==> flow/design.v (excerpt) <==
module CPU(
    input logic clk,
    input logic rst,
    output logic [31:0] im_addr,
    input  logic [31:0] im_rdata,     
    output logic [31:0] dm_addr,
    output logic [31:0] dm_wdata,    
    output logic [3:0]  dm_web,       
    input  logic [31:0] dm_rdata      
);
Size: roughly 6300 cells after synthesis, roughly 1500 flip-flops, roughly 170 I/O pins, about 83000 um^2 of cells after synthesis.
clock: 4.43 ns
lec_check: 0
cap_margin: 10
core_margin: 2
core_utilization: 60
cts_cluster_size: 59
hold_slack_margin: 0.3
setup_slack_margin: -0.41
slew_margin: 20
run.sh (not shown) runs the stock make flow with config.mk's settings and CLKGATE_MAP_FILE=.
The starting point produced a layout that fails on negative setup slack.
Rerun with:
Settings changed: CAP_MARGIN 10 to 20, CORE_UTILIZATION 60 to 40, CTS_CLUSTER_SIZE 59 to default, HOLD_SLACK_MARGIN 0.3 to default, SETUP_SLACK_MARGIN -0.41 to 1.59, TNS_END_PERCENT from default to 80.
Clock period 4.43 ns to 8.5 ns, I/O delays scaled along.
Now the flow finished clean.
Sequential share of layout area came out higher by 4.4 points.
Cell count decreases by about 2.4%.
Sequential power falls by 47%.
Utilization came out lower by 31 points.
Rerun with:
Settings changed: CORE_UTILIZATION 40 to 60, CTS_CLUSTER_SIZE from default to 59, SETUP_SLACK_MARGIN 1.59 to -0.41, TNS_END_PERCENT 80 to default.
Clock period 8.5 ns to 4.43 ns, I/O delays scaled along.
This time the run completed and failed the layout checks on negative setup slack.
Final cell count goes up by 2.5%.
Non-clock buffer count goes up by 1239.
Clock power grows by 97%.
Via count goes up by 20%.
Global-route usage rises by 23 points.
Design area goes up by 11%.
Sequential cell count does not change.
Count of clock-buffer cells in the layout shrinks by 20.
Setup slack loses 3.8 ns.
Register-to-register slack gets worse by 3.8 ns.

Starting RTL as in the previous note.
==> flow/config.mk <==
export PLATFORM = sky130hd
export DESIGN_NAME = CPU
export DESIGN_NICKNAME = CPU
export VERILOG_FILES = /design/flow/design.v
export SDC_FILE = /design/flow/constraint.sdc
export NUM_CORES = 4
export LEC_CHECK = 0
export CAP_MARGIN = 35
export CELL_PAD_IN_SITES_GLOBAL_PLACEMENT = 0
export CORE_MARGIN = 9
export CORE_UTILIZATION = 48
export CTS_CLUSTER_SIZE = 22
export MAX_ROUTING_LAYER = met4
export PLACE_DENSITY = 0.87
export SETUP_SLACK_MARGIN = 0.26
export SLEW_MARGIN = 20
export TNS_END_PERCENT = 65
==> flow/constraint.sdc <==
create_clock -name core_clock -period 5.01 [get_ports {clk}]
set_input_delay 1.0020 -clock core_clock [delete_from_list [all_inputs] [get_ports {clk}]]
set_output_delay 1.0020 -clock core_clock [all_outputs]
set_load 0.01 [all_outputs]
The starting point completed and failed the layout checks on setup timing.
Next try:
- CAP_MARGIN: 35 -> 5
- CELL_PAD_IN_SITES_GLOBAL_PLACEMENT: 0 -> not set
- CORE_MARGIN: 9 -> 2
- CORE_UTILIZATION: 48 -> 66
- CTS_CLUSTER_SIZE: 22 -> 59
- MAX_ROUTING_LAYER: met4 -> not set
- PLACE_DENSITY: 0.87 -> not set
- SETUP_SLACK_MARGIN: 0.26 -> -0.41
- TNS_END_PERCENT: 65 -> not set
- clock period: 5.01 -> 5.75 ns (I/O delays scaled with it)
What happened: The changed run ended with an error in 5_1_grt with GRT-0116; synthesized area is unchanged; die size is lower by 32%; synthesized cell count does not change.
Next try:
- CAP_MARGIN: 5 -> 20
- CORE_UTILIZATION: 66 -> 62
- CTS_CLUSTER_SIZE: 59 -> not set
- PLACE_DENSITY: not set -> 0.6
- SETUP_SLACK_MARGIN: -0.41 -> not set
- clock period: 5.75 -> 7.98 ns (I/O delays scaled with it)
With this change the flow ran to the end with no violations.
Synthesized cell count stays the same.
Die size came out higher by 6.4%.
Area after synthesis does not change.
Next try:
- CORE_UTILIZATION: 62 -> 40
- clock period: 7.98 -> 4.6 ns (I/O delays scaled with it)
Effect: This time the run finished with setup timing left; worst setup slack loses 1.8 ns; synthesized cell count stays the same; sequential share of layout area came out lower by 6.0 points; synthesized area does not change; die size is higher by 54%; global-route usage goes down by 15 points; wire length rose by 5.8%; power came out higher by 87%; sequential power came out higher by 72%; hold slack gets worse by 0.025 ns.
Next try:
- CORE_UTILIZATION: 40 -> 35
- clock period: 4.6 -> 12.5 ns (I/O delays scaled with it)
Outcome: The new run finished clean. Cell count came out lower by 8.7%. Synthesized cell count stays the same. Design area is lower by 12%. Clock power falls by 62%. Sequential power decreases by 63%. Maximum frequency falls by 29%. Clock-buffer cell count shrinks by 6. Via count goes down by 8.1%. Power drops by 65%. Non-clock buffer count drops by 1320. Sequential share of layout area is higher by 5.4 points.
Power and IR drop assume default switching activity.
